Setup of job 4161:
==> flow/design.v <==
module buck_v1_0 #(
  parameter model_data_width = 25,
  parameter model_decimal_width = 16
)(
  input aclk, 
  input resetn, 
  input clock_enable,
  input pwm, 
  input signed [model_data_width-1:0] input_voltage,
  input signed [model_data_width-1:0] period_inductor,
  input signed [model_data_width-1:0] period_capacitor,
  input signed [model_data_width-1:0] inverse_resistor,
  output reg signed [model_data_width-1:0] inductor_current,
  output signed [model_data_width-1:0] capacitor_current,
  output signed [model_data_width-1:0] output_current,
  output reg signed [model_data_width-1:0] output_voltage  
);
  wire signed [model_data_width-1:0] voltage_diff;  
  wire signed [(model_data_width*2)-1:0] voltage_diff_intl_2width;  
  wire signed [model_data_width-1:0] voltage_diff_intl;  
  wire signed [(model_data_width*2)-1:0] capacitor_current_intc_2width;  
  wire signed [model_data_width-1:0] capacitor_current_intc;  
  wire signed [(model_data_width*2)-1:0] output_current_2width;  
  assign voltage_diff = pwm? input_voltage - output_voltage: -output_voltage;
  assign voltage_diff_intl_2width = voltage_diff * period_inductor;
  assign voltage_diff_intl = voltage_diff_intl_2width >>> model_decimal_width;
  always @(posedge aclk)
    if (!resetn)
      inductor_current <= 0;
    else 
      if (clock_enable)
        inductor_current <= inductor_current + voltage_diff_intl;
  assign capacitor_current = inductor_current - output_current;
  assign capacitor_current_intc_2width = capacitor_current * period_capacitor;
  assign capacitor_current_intc = capacitor_current_intc_2width >>> model_decimal_width;
  always @(posedge aclk)
    if (!resetn)
      output_voltage <= 0;
    else 
      if (clock_enable)
        output_voltage <= output_voltage + capacitor_current_intc;
  assign output_current_2width = output_voltage * inverse_resistor;
  assign output_current = output_current_2width >>> model_decimal_width;
endmodule
Settings: LEC_CHECK=0, ABC_AREA=1, CAP_MARGIN=20, CORE_ASPECT_RATIO=0.5, CORE_MARGIN=2, CORE_UTILIZATION=66, CTS_CLUSTER_DIAMETER=291, CTS_CLUSTER_SIZE=100, PLACE_DENSITY=0.35, SETUP_SLACK_MARGIN=4.45, SLEW_MARGIN=20, TNS_END_PERCENT=5; clock period 20.0 ns.
run.sh (not shown) runs the stock make flow with config.mk's settings and CLKGATE_MAP_FILE=.
For job 8246, these inputs were changed with respect to job 4161:
Settings: CTS_CLUSTER_DIAMETER changed from 291 to 362; CORE_UTILIZATION changed from 66 to 72; ABC_AREA changed from 1 to 0; SETUP_SLACK_MARGIN changed from 4.45 to 1.49; the clock period (ns, I/O delays scaled along) changed from 20.0 to 14.5.
- Out of job 8246 and job 4161, the only run to close with the timing, DRC and antenna checks passing was job 4161.
- STATUS run=job 8246 STAGES=ALL_DONE FINAL_CHECKS=FAILED CAUSE=negative setup slack
- The launching instance or port of the critical path comes out inverse_resistor[10] in one run and inverse_resistor[1] in the other, namely in job 8246 and job 4161 respectively.
- Job 8246 vs. job 4161: final design instance area without fill went up by 0.88%, critical path arrival went up by 0.90 ns.
- A top routing layer in use of met4 is what job 4161 shows, while met5 belongs to job 8246.
[inputs] job 5370 vs job 8246
Settings: SETUP_SLACK_MARGIN no longer set, was 1.49; ABC_AREA no longer set, was 0; CTS_CLUSTER_SIZE no longer set, was 100; TNS_END_PERCENT no longer set, was 5; PLACE_DENSITY no longer set, was 0.35; CORE_UTILIZATION now 65, was 72; CTS_CLUSTER_DIAMETER no longer set, was 362; CORE_ASPECT_RATIO no longer set, was 0.5; the clock period (ns, I/O delays scaled along) now 25.4, was 14.5.
==> comparison <==
Job 5370 has completed all stages; timing, DRC and antenna checks passed. Register-to-register slack came out higher on job 5370 than on job 8246. The die used by job 5370 is larger than the one used by job 8246. Taking job 8246 as the reference, in job 5370 share of cell area taken by multi-input logic gates moved up; worst-case headroom to the max-slew limit moved up; measured slew at the worst slew-check pin moved down; worst hold slack level; worst setup slack moved up.

// buck_v1_0: RTL as listed in full above, without the edits since
Settings: LEC_CHECK=0, CAP_MARGIN=0, CELL_PAD_IN_SITES_GLOBAL_PLACEMENT=1, CORE_MARGIN=2, CORE_UTILIZATION=54, GPL_ROUTABILITY_DRIVEN=0, MIN_ROUTING_LAYER=met1, PLACE_DENSITY_LB_ADDON=0.16, SLEW_MARGIN=20, TNS_END_PERCENT=95; clock period 19.4 ns.
The first run completed and failed the layout checks on setup timing.
Next try:
Settings changed: CAP_MARGIN 0 to 20, CELL_PAD_IN_SITES_GLOBAL_PLACEMENT 1 to unset, CORE_UTILIZATION 54 to 11, GPL_ROUTABILITY_DRIVEN 0 to unset, MIN_ROUTING_LAYER met1 to unset, PLACE_DENSITY_LB_ADDON 0.16 to unset, TNS_END_PERCENT 95 to unset.
Clock period 19.4 ns to 42.3 ns, I/O delays scaled along.
Effect:
- Now the flow completed with no timing, DRC or antenna violations
- synthesized cell count does not change
- worst hold slack degrades by 16 ps
- area after synthesis is unchanged
- sequential cell count is unchanged
- final area went up by 3.0%
- wire length went up by 23%
- global-route usage went down by 23 points

## build 82
RTL: the design.v shown in full above, as it stands there.
clock: 16.1 ns
lec_check: 0
cap_margin: 25
core_aspect_ratio: 1.44
core_margin: 2
core_utilization: 33
cts_cluster_size: 21
gpl_routability_driven: 0
setup_slack_margin: -1.37
slew_margin: 10
tns_end_percent: 15
Although it ran to completion, build 82 produced a layout that fails the final checks because of negative setup slack.
Relative to build 82, the following input files were edited for build 66:
==> flow/config.mk <==
export PLATFORM = sky130hd
export DESIGN_NAME = buck_v1_0
export DESIGN_NICKNAME = buck_v1_0
export VERILOG_FILES = /design/flow/design.v
export SDC_FILE = /design/flow/constraint.sdc
export NUM_CORES = 4
export LEC_CHECK = 0
export CAP_MARGIN = 20
export CORE_MARGIN = 2
export CORE_UTILIZATION = 40
export SLEW_MARGIN = 20
==> flow/constraint.sdc <==
create_clock -name core_clock -period 28.0 [get_ports {aclk}]
set_input_delay 5.6000 -clock core_clock [delete_from_list [all_inputs] [get_ports {aclk}]]
set_output_delay 5.6000 -clock core_clock [all_outputs]
set_load 0.01 [all_outputs]
--- outcome ---
Per the final summary, build 66 finished and its layout is clean on timing, DRC and antenna. The setup slack of build 66 is larger than that of build 82. Placeable core region: build 66 < build 82. On build 66: overall routing resource usage is 3.5 points higher than what build 82 gave. Build 66 reports a lower buffering overhead than build 82 does. Lower die extent in y goes to build 66 over build 82. Total overflow reported by the global router: build 66 vs build 82, no meaningful difference. As far as register fraction of the total cell area is concerned, build 82 and build 66 perform about the same. Sort build 66 and build 82 by initial standard-cell utilization of the core desc -> top: build 66. Build 66 ended up with a lower cell count after placement than build 82 did. Diff build 82..build 66 | post-synthesis instance area | negligible.
Edits applied to the flow inputs when going from build 66 to build 33:
diff --git a/flow/config.mk b/flow/config.mk
--- a/flow/config.mk
+++ b/flow/config.mk
@@ -7,5 +7,9 @@
 export LEC_CHECK = 0
 export CAP_MARGIN = 20
+export CORE_ASPECT_RATIO = 0.5
 export CORE_MARGIN = 2
 export CORE_UTILIZATION = 40
+export CTS_CLUSTER_SIZE = 11
+export GPL_TIMING_DRIVEN = 0
 export SLEW_MARGIN = 20
+export TNS_END_PERCENT = 10
--- outcome ---
Build 66 vs build 33, start point of the critical path: inverse_resistor[1] vs inverse_resistor[8]. Comparing build 66 against build 33, there is no change at all in count of state elements after synthesis. Sort build 33 and build 66 by design area, ascending, and build 66 comes first. Diff build 66 -> build 33: fraction of area in clock buffers and inverters essentially unchanged, non-clock buffer instance count of the final layout increased 63%, wire length on met3 increased about 24%. Summary — fraction of the cycle the final worst path needs, build 33 relative to build 66: higher, by 6.0 points. Against build 66 as the reference, build 33 delivers a lower maximum frequency. Compared build 33 against build 66; headroom to the max-slew limit within noise.
The following lists how build 92 was set up differently from build 33:
diff --git a/flow/config.mk b/flow/config.mk
--- a/flow/config.mk
+++ b/flow/config.mk
@@ -9,7 +9,6 @@
 export CORE_ASPECT_RATIO = 0.5
 export CORE_MARGIN = 2
-export CORE_UTILIZATION = 40
+export CORE_UTILIZATION = 23
 export CTS_CLUSTER_SIZE = 11
-export GPL_TIMING_DRIVEN = 0
+export PLACE_DENSITY = 0.78
 export SLEW_MARGIN = 20
-export TNS_END_PERCENT = 10
Findings:
Compared with build 33, in build 92 iteration-0 DRC count of the detailed router fell 9.1%; starting density of the core fell 17 points. Of build 92 and build 33, the lower final wirelength belongs to build 92.
What build 12 does differently from build 92 at the input level:
==> flow/config.mk <==
export PLATFORM = sky130hd
export DESIGN_NAME = buck_v1_0
export DESIGN_NICKNAME = buck_v1_0
export VERILOG_FILES = /design/flow/design.v
export SDC_FILE = /design/flow/constraint.sdc
export NUM_CORES = 4
export LEC_CHECK = 0
export ABC_AREA = 1
export CAP_MARGIN = 20
export CELL_PAD_IN_SITES_GLOBAL_PLACEMENT = 2
export CORE_MARGIN = 10
export CORE_UTILIZATION = 40
export CTS_CLUSTER_DIAMETER = 391
export GPL_TIMING_DRIVEN = 1
export MAX_ROUTING_LAYER = met4
export SLEW_MARGIN = 15
Findings:
NOTE estimated wirelength of the detail-placed design build 92->build 12 increased by more than a quarter
Compared with build 92, in build 12 fraction of area in registers roughly the same, horizontal die size now smaller, final area higher.
Changes in build 23 relative to build 12:
==> flow/config.mk <==
export PLATFORM = sky130hd
export DESIGN_NAME = buck_v1_0
export DESIGN_NICKNAME = buck_v1_0
export VERILOG_FILES = /design/flow/design.v
export SDC_FILE = /design/flow/constraint.sdc
export NUM_CORES = 4
export LEC_CHECK = 0
export CAP_MARGIN = 20
export CORE_MARGIN = 2
export CORE_UTILIZATION = 40
export CTS_CLUSTER_SIZE = 22
export GPL_ROUTABILITY_DRIVEN = 0
export MAX_ROUTING_LAYER = met4
export SLEW_MARGIN = 20
==> flow/constraint.sdc <==
create_clock -name core_clock -period 16.9 [get_ports {aclk}]
set_input_delay 3.3800 -clock core_clock [delete_from_list [all_inputs] [get_ports {aclk}]]
set_output_delay 3.3800 -clock core_clock [all_outputs]
set_load 0.01 [all_outputs]
==> comparison <==
Ran to the end and failed final checks on negative setup slack: build 23. Per the comparison of build 23 with build 12, global routing usage on met2 decreased 7.9 points, worst-skew pair later-pin latency shows a reduction of 0.02 ns, routed wirelength normalized by instance count shrank by 14%. Between build 23 and build 12, it is build 23 whose minimum setup slack in the final design is lower, by 5.99 ns. The register share of the cell area was comparable across build 23 and build 12. Final design instance area without fill deteriorates in build 23 relative to build 12. On highest fanout seen on the critical path: build 23 sits below build 12.
